==> flow/design.v (excerpt) <==
module design_5 #(parameter width = 8, parameter cwidth =4)(
  input [width-1:0] OPA, OPB,
  input CLK, RST, CE, MODE, CIN,
  input [1:0] INP_VALID,
  input [cwidth-1:0] CMD,
  output reg [2*width:0] RES,
  output reg OFLOW,
  output reg COUT,
  output reg G,
  output reg L,
  output reg E,
  output reg ERR
);
Size: ~46 flip-flops, ~11000 sq um of cells after synthesis.
export LEC_CHECK = 0
export CAP_MARGIN = 20
export CORE_MARGIN = 2
export CORE_UTILIZATION = 64
export CTS_CLUSTER_DIAMETER = 31
export SLEW_MARGIN = 20
export TNS_END_PERCENT = 5
create_clock -name core_clock -period 5.36 [get_ports {CLK}]
run.sh (not shown) runs the stock make flow with config.mk's settings and CLKGATE_MAP_FILE=.
The baseline ran to the end with violations: setup timing.
Change:
Settings changed: ABC_AREA from default to 1, CORE_UTILIZATION 64 to 59, CTS_CLUSTER_DIAMETER 31 to default, SETUP_SLACK_MARGIN from default to -0.2, TNS_END_PERCENT 5 to default.
Clock period 5.36 ns to 4.2 ns, I/O delays scaled along.
What happened: The changed run produced a layout that fails on setup timing; worst hold slack is worse by 0.026 ns; non-clock buffer count went up by 16; final cell count went up by 24%; setup slack is better by 0.13 ns; global-route usage went down by 6.6 points; final area went up by about 4%; clock power went up by 9.5%; count of clock-buffer cells in the layout went up by 1; power went up by 25%; wire length went down by about 8%; via count went up by about 6.5%.
Change:
Settings changed: ABC_AREA 1 to default, CORE_UTILIZATION 59 to 40, SETUP_SLACK_MARGIN -0.2 to default.
Clock period 4.2 ns to 7.57 ns, I/O delays scaled along.
Result: Now the flow ran to the end with no violations. Routed wire length decreases by 8.3%. Die size increases by about 50%. Global-route usage decreases by 16 points. Non-clock buffer count decreases by 160. Power decreases by about 60%. Clock-buffer cell count increases by 1. Combinational power decreases by about 60%. First-iteration DRC count decreases by about 11%. Critical path depth decreases by 8. Worst hold slack is better by 0.019 ns. Worst setup slack is better by 1.3 ns.

* * *

## wip/lagoon
Starting RTL as in the previous note.
// design_5
module design_5 #(parameter width = 8, parameter cwidth =4)(
  input [width-1:0] OPA, OPB,
  input CLK, RST, CE, MODE, CIN,
  input [1:0] INP_VALID,
  input [cwidth-1:0] CMD,
  output reg [2*width:0] RES,
  output reg OFLOW,
  output reg COUT,
  output reg G,
  output reg L,
  output reg E,
  output reg ERR
);
==> flow/config.mk <==
export PLATFORM = sky130hd
export DESIGN_NAME = design_5
export DESIGN_NICKNAME = design_5
export VERILOG_FILES = /design/flow/design.v
export SDC_FILE = /design/flow/constraint.sdc
export NUM_CORES = 4
export LEC_CHECK = 0
export CAP_MARGIN = 20
export CELL_PAD_IN_SITES_DETAIL_PLACEMENT = 0
export CORE_MARGIN = 2
export CORE_UTILIZATION = 60
export CTS_CLUSTER_DIAMETER = 145
export CTS_CLUSTER_SIZE = 91
export GPL_ROUTABILITY_DRIVEN = 0
export GPL_TIMING_DRIVEN = 0
export HOLD_SLACK_MARGIN = -0.08
export MAX_ROUTING_LAYER = met5
export PLACE_DENSITY = 0.37
export SETUP_SLACK_MARGIN = -0.55
export SLEW_MARGIN = 40
export TNS_END_PERCENT = 80
==> flow/constraint.sdc <==
create_clock -name core_clock -period 7.21 [get_ports {CLK}]
set_input_delay 1.4420 -clock core_clock [delete_from_list [all_inputs] [get_ports {CLK}]]
set_output_delay 1.4420 -clock core_clock [all_outputs]
set_load 0.01 [all_outputs]
From the logs: wip/lagoon reached the end of the flow and failed the layout checks with negative setup slack.
#### Input delta (wip/yarrow over wip/lagoon)
# wip/lagoon
export LEC_CHECK = 0
export CAP_MARGIN = 20
export CELL_PAD_IN_SITES_DETAIL_PLACEMENT = 0
export CORE_MARGIN = 2
export CORE_UTILIZATION = 60
export CTS_CLUSTER_DIAMETER = 145
export CTS_CLUSTER_SIZE = 91
export GPL_ROUTABILITY_DRIVEN = 0
export GPL_TIMING_DRIVEN = 0
export HOLD_SLACK_MARGIN = -0.08
export MAX_ROUTING_LAYER = met5
export PLACE_DENSITY = 0.37
export SETUP_SLACK_MARGIN = -0.55
export SLEW_MARGIN = 40
export TNS_END_PERCENT = 80
create_clock -name core_clock -period 7.21 [get_ports {CLK}]
# wip/yarrow
export LEC_CHECK = 0
export CAP_MARGIN = 20
export CELL_PAD_IN_SITES_DETAIL_PLACEMENT = 0
export CORE_MARGIN = 2
export CORE_UTILIZATION = 17
export GPL_ROUTABILITY_DRIVEN = 0
export GPL_TIMING_DRIVEN = 0
export HOLD_SLACK_MARGIN = -0.08
export MAX_ROUTING_LAYER = met5
export PLACE_DENSITY = 0.37
export SETUP_SLACK_MARGIN = -0.55
export SLEW_MARGIN = 40
export TNS_END_PERCENT = 80
create_clock -name core_clock -period 7.21 [get_ports {CLK}]
==> comparison <==
Although wip/yarrow finished all stages, its layout failed final checks on negative setup slack. Between wip/lagoon and wip/yarrow, share of the core filled with cells decreased. Re synthesized cell count: no difference whatsoever between wip/lagoon and wip/yarrow. The final cell area excluding filler cells in wip/yarrow was higher than what wip/lagoon gave. Relative to wip/lagoon, the first-pass GRT wire length measured on wip/yarrow has increased by more than 10%.
Changes in wip/zinc relative to wip/yarrow:
# wip/yarrow
export LEC_CHECK = 0
export CAP_MARGIN = 20
export CELL_PAD_IN_SITES_DETAIL_PLACEMENT = 0
export CORE_MARGIN = 2
export CORE_UTILIZATION = 17
export GPL_ROUTABILITY_DRIVEN = 0
export GPL_TIMING_DRIVEN = 0
export HOLD_SLACK_MARGIN = -0.08
export MAX_ROUTING_LAYER = met5
export PLACE_DENSITY = 0.37
export SETUP_SLACK_MARGIN = -0.55
export SLEW_MARGIN = 40
export TNS_END_PERCENT = 80
create_clock -name core_clock -period 7.21 [get_ports {CLK}]
# wip/zinc
export LEC_CHECK = 0
export CAP_MARGIN = 20
export CELL_PAD_IN_SITES_DETAIL_PLACEMENT = 0
export CORE_MARGIN = 2
export CORE_UTILIZATION = 41
export CTS_CLUSTER_DIAMETER = 338
export CTS_CLUSTER_SIZE = 13
export GPL_ROUTABILITY_DRIVEN = 0
export GPL_TIMING_DRIVEN = 0
export HOLD_SLACK_MARGIN = -0.08
export MAX_ROUTING_LAYER = met5
export PLACE_DENSITY = 0.37
export SETUP_SLACK_MARGIN = -0.55
export SLEW_MARGIN = 40
export TNS_END_PERCENT = 80
create_clock -name core_clock -period 7.21 [get_ports {CLK}]
Results
In wip/zinc the implementation completed, yet the final layout does not meet the checks, the culprit being negative setup slack.
Looking only at top fanout value on the critical path, and setting everything else aside, the lower value of wip/yarrow and wip/zinc goes to wip/zinc.
wip/yarrow → wip/zinc: core utilization went up; data arrival at the endpoint of the critical path shows an increase of 120 ps; final net count ~0 delta; floorplan core area lost about 60%; period utilization shows an increase of 1.6 points.
Taking wip/yarrow as the reference, in wip/zinc clock period minus final worst setup slack moved up; multi-input gate area in the final layout stayed essentially flat; number of H-tree branching levels about even; total non-filler cell area in the finished layout went down by 670 sq um.
In wip/zinc relative to wip/yarrow, fmax had gone down slightly.
The inputs of wip/umber differ from those of wip/zinc as listed below.
# wip/zinc
export LEC_CHECK = 0
export CAP_MARGIN = 20
export CELL_PAD_IN_SITES_DETAIL_PLACEMENT = 0
export CORE_MARGIN = 2
export CORE_UTILIZATION = 41
export CTS_CLUSTER_DIAMETER = 338
export CTS_CLUSTER_SIZE = 13
export GPL_ROUTABILITY_DRIVEN = 0
export GPL_TIMING_DRIVEN = 0
export HOLD_SLACK_MARGIN = -0.08
export MAX_ROUTING_LAYER = met5
export PLACE_DENSITY = 0.37
export SETUP_SLACK_MARGIN = -0.55
export SLEW_MARGIN = 40
export TNS_END_PERCENT = 80
create_clock -name core_clock -period 7.21 [get_ports {CLK}]
# wip/umber
export LEC_CHECK = 0
export CAP_MARGIN = 20
export CELL_PAD_IN_SITES_DETAIL_PLACEMENT = 0
export CORE_MARGIN = 2
export CORE_UTILIZATION = 26
export CTS_CLUSTER_DIAMETER = 168
export CTS_CLUSTER_SIZE = 14
export GPL_ROUTABILITY_DRIVEN = 0
export GPL_TIMING_DRIVEN = 0
export HOLD_SLACK_MARGIN = -0.08
export MAX_ROUTING_LAYER = met5
export PLACE_DENSITY = 0.37
export SETUP_SLACK_MARGIN = -0.55
export SLEW_MARGIN = 40
export TNS_END_PERCENT = 80
create_clock -name core_clock -period 7.21 [get_ports {CLK}]
### Flow results
- wip/umber finished every stage; the final checks, however, were not passed, the failures being negative setup slack.
- Taking wip/zinc as the reference, in wip/umber combinational share of power +0.5 points; post-layout total power ~0 delta; post-route cell area +2.5%.
- Delta (wip/umber minus wip/zinc): fraction of area in registers went down by 0.22 points, depth of the worst register-to-register path neither gained nor lost much.
- Routed wire length: higher on wip/umber
Relative to wip/umber, the following input files were edited for wip/willow:
# wip/umber
export LEC_CHECK = 0
export CAP_MARGIN = 20
export CELL_PAD_IN_SITES_DETAIL_PLACEMENT = 0
export CORE_MARGIN = 2
export CORE_UTILIZATION = 26
export CTS_CLUSTER_DIAMETER = 168
export CTS_CLUSTER_SIZE = 14
export GPL_ROUTABILITY_DRIVEN = 0
export GPL_TIMING_DRIVEN = 0
export HOLD_SLACK_MARGIN = -0.08
export MAX_ROUTING_LAYER = met5
export PLACE_DENSITY = 0.37
export SETUP_SLACK_MARGIN = -0.55
export SLEW_MARGIN = 40
export TNS_END_PERCENT = 80
create_clock -name core_clock -period 7.21 [get_ports {CLK}]
# wip/willow
export LEC_CHECK = 0
export CAP_MARGIN = 20
export CORE_MARGIN = 2
export CORE_UTILIZATION = 59
export SLEW_MARGIN = 20
create_clock -name core_clock -period 4.2 [get_ports {CLK}]
- Nothing crashed in wip/willow and all stages finished; the problem is that the final layout failed, the offending checks being negative setup slack.
- wip/willow vs wip/umber — leakage component of the power climbed by more than a quarter
- Summary of wip/willow over wip/umber: detailed-routed wire length on met2 fell by 3.7%, combinational power share rose by 6.0 points.

* * *

## lane 1
The RTL this note starts from:
==> flow/design.v <==
module design_5 #(parameter width = 8, parameter cwidth =4)(
  input [width-1:0] OPA, OPB,
  input CLK, RST, CE, MODE, CIN,
  input [1:0] INP_VALID,
  input [cwidth-1:0] CMD,
  output reg [2*width:0] RES,
  output reg OFLOW,
  output reg COUT,
  output reg G,
  output reg L,
  output reg E,
  output reg ERR
);
reg [2*width:0] temp;
reg [2*width:0] next_RES;
reg next_COUT, next_OFLOW, next_G, next_L, next_E, next_ERR;
localparam CMD_ADD = 4'b0000;
localparam CMD_SUB = 4'b0001;
localparam CMD_ADD_CIN = 4'b0010;
localparam CMD_SUB_CIN = 4'b0011;
localparam CMD_EGL = 4'b1000;
localparam CMD_INC_MUL = 4'b1001;
localparam CMD_SHIFT_MUL = 4'b1010;
localparam CMD_SI_UNSI_ADD = 4'b1011;
localparam CMD_SI_UNSI_SUB = 4'b1100;
localparam CMD_INC_A = 4'b0100;
localparam CMD_DEC_A = 4'b0101;
localparam CMD_INC_B = 4'b0110;
localparam CMD_DEC_B = 4'b0111;
localparam CMD_AND = 4'b0000;
localparam CMD_NAND = 4'b0001;
localparam CMD_OR = 4'b0010;
localparam CMD_NOR = 4'b0011;
localparam CMD_XOR = 4'b0100;
localparam CMD_XNOR = 4'b0101;
localparam CMD_ROL_A_B = 4'b1100;
localparam CMD_ROR_A_B = 4'b1101;
localparam CMD_NOT_A = 4'b0110;
localparam CMD_SHR1_A = 4'b1000;
localparam CMD_SHLI_A = 4'b1001;
localparam CMD_NOT_B = 4'b0111;
localparam CMD_SHR1_B = 4'b1010;
localparam CMD_SHL1_B = 4'b1011;
wire [2:0] amount;
assign amount = OPB[2:0];
always@(posedge CLK or posedge RST)
begin
    if(RST)begin
        next_RES <= 'b0;
        next_COUT <= 1'b0;
        next_OFLOW <= 1'b0;
        next_G <= 1'b0;
        next_E <= 1'b0;
        next_L <= 1'b0;
        next_ERR <= 1'b0;
    end
    else if(CE)
    begin
        if(INP_VALID == 2'b00)
        begin
            next_RES <= 'b0;
            next_COUT <= 1'b0;
            next_OFLOW <= 1'b0;
            next_G <= 1'b0;
            next_E <= 1'b0;
            next_L <= 1'b0;
            next_ERR <= 1'b0;
        end
        else if(INP_VALID ==2'b11)
        begin
            next_RES <= 'b0;
            next_COUT <= 1'b0;
            next_OFLOW <= 1'b0;
            next_G <= 1'b0;
            next_E <= 1'b0;
            next_L <= 1'b0;
            next_ERR <= 1'b0;
            if(MODE)begin
                case(CMD)
                    CMD_ADD:
                    begin
                        temp = OPA + OPB;
                        next_RES <= temp;
                        next_COUT <= temp[width];
                    end
                    CMD_SUB:
                    begin
                        next_OFLOW <= (OPA<OPB)?1'b1:1'b0;
                        next_RES <= OPA-OPB;
                    end
                    CMD_ADD_CIN:
                    begin
                        temp = OPA + OPB + CIN;
                        next_RES <= temp;
                        next_COUT <= temp[width];
                    end
                    CMD_SUB_CIN:
                    begin
                        next_OFLOW <= (OPA<OPB)?1'b1:1'b0;
                        next_RES <= OPA-OPB-CIN;
                    end
                    CMD_EGL:
                    begin
                        next_RES <= 'b0;
                        if(OPA==OPB)
                        begin
                            next_E <= 1'b1;
                            next_G <= 1'b0;
                            next_L <= 1'b0;
                        end
                        else if(OPA>OPB)
                        begin
                            next_E <= 1'b0;
                            next_G <= 1'b1;
                            next_L <= 1'b0;
                        end
                        else
                        begin
                            next_E <= 1'b0;
                            next_G <= 1'b0;
                            next_L <= 1'b1;
                        end
                    end
                    CMD_INC_MUL:
                    begin
                        temp = (OPA+1) * (OPB+1);
                        next_RES <= temp;
                        next_COUT <= temp[2*width];
                    end
                    CMD_SHIFT_MUL:
                    begin
                        temp =(OPA<<1)*OPB;
                        next_RES <= temp;
                        next_COUT <= temp[2*width];
                    end
                    CMD_SI_UNSI_ADD:
                    begin
                        temp = $signed(OPA) + $signed(OPB);
                        next_RES <= temp;
                        next_COUT <= temp[width];
                        next_OFLOW <= ((OPA[width-1] == OPB[width-1]) && (temp[width-1] != OPA[width-1])) ? 1'b1 : 1'b0;
                        if($signed(OPA)==$signed(OPB))
                        begin
                            next_E <= 1'b1;
                            next_G <= 1'b0;
                            next_L <= 1'b0;
                        end
                        else if($signed(OPA)>$signed(OPB))
                        begin
                            next_E <= 1'b0;
                            next_G <= 1'b1;
                            next_L <= 1'b0;
                        end
                        else
                        begin
                            next_E <= 1'b0;
                            next_G <= 1'b0;
                            next_L <= 1'b1;
                        end
                    end
                    CMD_SI_UNSI_SUB:
                    begin
                        temp = $signed(OPA) - $signed(OPB);
                        next_RES<= temp;
                        next_COUT <= temp[width];
                       next_OFLOW <= ((OPA[width-1] != OPB[width-1]) && (temp[width-1] != OPA[width-1])) ? 1'b1 : 1'b0;
                        if($signed(OPA) == $signed(OPB))
                        begin
                            next_E <= 1'b1;
                            next_G <= 1'b0;
                            next_L <= 1'b0;
                        end
                        else if($signed(OPA) > $signed(OPB))
                        begin
                            next_E <= 1'b0;
                            next_G <= 1'b1;
                            next_L <= 1'b0;
                        end
                        else
                        begin
                            next_E <= 1'b0;
                            next_G <= 1'b0;
                            next_L <= 1'b1;
                        end
                    end
                    default:
                    begin
                        next_RES <= 'b0;
                        next_COUT <= 1'b0;
                        next_OFLOW <= 1'b0;
                        next_G <= 1'b0;
                        next_E <= 1'b0;
                        next_L <= 1'b0;
                        next_ERR <= 1'b0;
                    end
                endcase
            end
            else begin
                case(CMD)
                    CMD_AND:next_RES <= {{width*2-(width-1){1'b0}},OPA&OPB};
                    CMD_NAND:next_RES <= {{width*2-(width-1){1'b0}},~(OPA&OPB)};
                    CMD_OR:next_RES <= {{width*2-(width-1){1'b0}},OPA|OPB};
                    CMD_NOR:next_RES <= {{width*2-(width-1){1'b0}},~(OPA|OPB)};
                    CMD_XOR:next_RES <= {{width*2-(width-1){1'b0}},OPA^OPB};
                    CMD_XNOR:next_RES <= {{width*2-(width-1){1'b0}},~(OPA^OPB)};
                    CMD_ROL_A_B:
                    begin
                        if (amount == 0)
                            next_RES <= {{width*2-(width-1){1'b0}}, OPA};
                        else
                            next_RES <= {{width*2-(width){1'b0}}, (OPA << amount) | (OPA >> (width - amount))};
                        next_ERR <= (width > 3 && |OPB[width-1:3]) ? 1'b1 : 1'b0;
                    end
                    CMD_ROR_A_B:
                    begin
                        if (amount == 0)
                            next_RES <= {{width*2-(width-1){1'b0}}, OPA};
                        else
                            next_RES <= {{width*2-(width-1){1'b0}}, (OPA >> amount) | (OPA << (width - amount))};
                        next_ERR <= (width > 3 && |OPB[width-1:3]) ? 1'b1 : 1'b0;
                    end
                    default:
                    begin
                        next_RES <='b0;
                        next_COUT <= 1'b0;
                        next_OFLOW <= 1'b0;
                        next_G <= 1'b0;
                        next_E <= 1'b0;
                        next_L <= 1'b0;
                        next_ERR <= 1'b0;
                    end
                endcase
            end
        end
        else if(INP_VALID == 2'b01)
        begin
            next_RES <=  'b0;
            next_COUT <= 1'b0;
            next_OFLOW <= 1'b0;
            next_G <= 1'b0;
            next_E <= 1'b0;
            next_L <= 1'b0;
            next_ERR <= 1'b0;
            if(MODE)begin
                case(CMD)
                    CMD_INC_A:next_RES <= OPA+1;
                    CMD_DEC_A:next_RES <= OPA-1;
                    default:
                    begin
                        next_RES <= 'b0;
                        next_COUT <= 1'b0;
                        next_OFLOW <= 1'b0;
                        next_G <= 1'b0;
                        next_E <= 1'b0;
                        next_L <= 1'b0;
                        next_ERR <= 1'b0;
                    end
                endcase
            end
            else begin
                case(CMD)
                    CMD_NOT_A:next_RES <= {{width*2-(width-1){1'b0}},~OPA};
                    CMD_SHR1_A:next_RES <= {{width*2-(width-1){1'b0}},OPA>>1};
                    CMD_SHLI_A:next_RES <= {{width*2-(width-1){1'b0}},OPA<<1};
                    default:
                    begin
                        next_RES <= 'b0;
                        next_COUT <= 1'b0;
                        next_OFLOW <= 1'b0;
                        next_G <= 1'b0;
                        next_E <= 1'b0;
                        next_L <= 1'b0;
                        next_ERR <= 1'b0;
                    end
                endcase
            end
        end
        else if(INP_VALID == 2'b10)
            begin
                next_RES <= 'b0;
                next_COUT <= 1'b0;
                next_OFLOW <= 1'b0;
                next_G <= 1'b0;
                next_E <= 1'b0;
                next_L <= 1'b0;
                next_ERR <= 1'b0;
                if(MODE) begin
                    case(CMD)
                        CMD_INC_B: next_RES <= OPB + 1;
                        CMD_DEC_B: next_RES <= OPB - 1;
                        default:
                        begin
                            next_RES <= 'b0;
                            next_COUT <= 1'b0;
                            next_OFLOW <= 1'b0;
                            next_G <= 1'b0;
                            next_E <= 1'b0;
                            next_L <= 1'b0;
                            next_ERR <= 1'b0;
                        end
                    endcase
                end
                else begin
                    case(CMD)
                        CMD_NOT_B:next_RES <= {{width*2-(width-1){1'b0}},~OPB};
                        CMD_SHR1_B:next_RES <= {{width*2-(width-1){1'b0}},OPB>>1};
                        CMD_SHL1_B:next_RES <= {{width*2-(width-1){1'b0}},OPB<<1};
                        default:
                        begin
                            next_RES <= 'b0;
                            next_COUT <= 1'b0;
                            next_OFLOW <= 1'b0;
                            next_G <= 1'b0;
                            next_E <= 1'b0;
                            next_L <= 1'b0;
                            next_ERR <= 1'b0;
                        end
                    endcase
                end
        end
    end
end
always @(posedge CLK or posedge RST) begin
    if(RST) begin
        RES <= 'b0;
        COUT <= 1'b0;
        OFLOW <= 1'b0;
        G <= 1'b0;
        E <= 1'b0;
        L <= 1'b0;
        ERR <= 1'b0;
    end else if (CE) begin
        RES <= next_RES;
        COUT <= next_COUT;
        OFLOW <= next_OFLOW;
        G <= next_G;
        L <= next_L;
        E <= next_E;
        ERR <= next_ERR;
    end
end
endmodule
export LEC_CHECK = 0
export CAP_MARGIN = 20
export CELL_PAD_IN_SITES_GLOBAL_PLACEMENT = 3
export CORE_ASPECT_RATIO = 0.62
export CORE_MARGIN = 10
export CORE_UTILIZATION = 45
export CTS_CLUSTER_DIAMETER = 238
export CTS_CLUSTER_SIZE = 75
export GPL_TIMING_DRIVEN = 0
export MIN_ROUTING_LAYER = met2
export PLACE_DENSITY_LB_ADDON = 0.1
export SLEW_MARGIN = 20
export TNS_END_PERCENT = 90
create_clock -name core_clock -period 10.0 [get_ports {CLK}]
The flow ended early for lane 1: it failed with a tool error in 3_3_place_gp.
Changes in lane 2 relative to lane 1:
==> flow/config.mk <==
export PLATFORM = sky130hd
export DESIGN_NAME = design_5
export DESIGN_NICKNAME = design_5
export VERILOG_FILES = /design/flow/design.v
export SDC_FILE = /design/flow/constraint.sdc
export NUM_CORES = 4
export LEC_CHECK = 0
export CAP_MARGIN = 20
export CORE_MARGIN = 2
export CORE_UTILIZATION = 64
export SLEW_MARGIN = 20
==> flow/constraint.sdc <==
create_clock -name core_clock -period 6.3 [get_ports {CLK}]
set_input_delay 1.2600 -clock core_clock [delete_from_list [all_inputs] [get_ports {CLK}]]
set_output_delay 1.2600 -clock core_clock [all_outputs]
set_load 0.01 [all_outputs]
## What came out
- Lane 1 never completed, since it errored out during 3_3_place_gp.
- Lane 2: all stages done; final checks FAILED (negative setup slack).
- Core box area improves in lane 2 relative to lane 1.
- Lane 1 → lane 2: count of library flops with an enable pin did not really move, die boundary width went down, chip area estimate from yosys synthesis did not really move, net count entering floorplan did not really move.
- In the tables for lane 2 and lane 1, die area reads higher with lane 1.
Edits applied to the flow inputs when going from lane 2 to lane 3:
diff --git a/flow/config.mk b/flow/config.mk
--- a/flow/config.mk
+++ b/flow/config.mk
@@ -8,4 +8,4 @@
 export CAP_MARGIN = 20
 export CORE_MARGIN = 2
-export CORE_UTILIZATION = 64
+export CORE_UTILIZATION = 40
 export SLEW_MARGIN = 20
==> flow/constraint.sdc <==
create_clock -name core_clock -period 8.0 [get_ports {CLK}]
set_input_delay 1.6000 -clock core_clock [delete_from_list [all_inputs] [get_ports {CLK}]]
set_output_delay 1.6000 -clock core_clock [all_outputs]
set_load 0.01 [all_outputs]
==> comparison <==
- Summary of lane 2 and lane 3: one run falls short of a clean finish, namely lane 2.
- Summary: with lane 2 as the reference, logic depth of the worst setup path including buffers in lane 3 moved up by a few percent.
- On synthesized cell count, lane 3 tracks lane 2 almost exactly.
- Against lane 2, via count in lane 3 fell by more than 10%.
- From lane 2 to lane 3 the numbers moved as follows: layout-stage area growth over the synthesis result went down; worst hold slack went down; required time of the worst setup path went up.
- Delta(delay of the slowest cell on the worst path, lane 3 - lane 2) > 0
- Delta (lane 3 minus lane 2): die area picked up an extra 11,000 um^2, part of the cycle the worst path needs decreased 7.9 points.
Power and IR drop assume default switching activity.
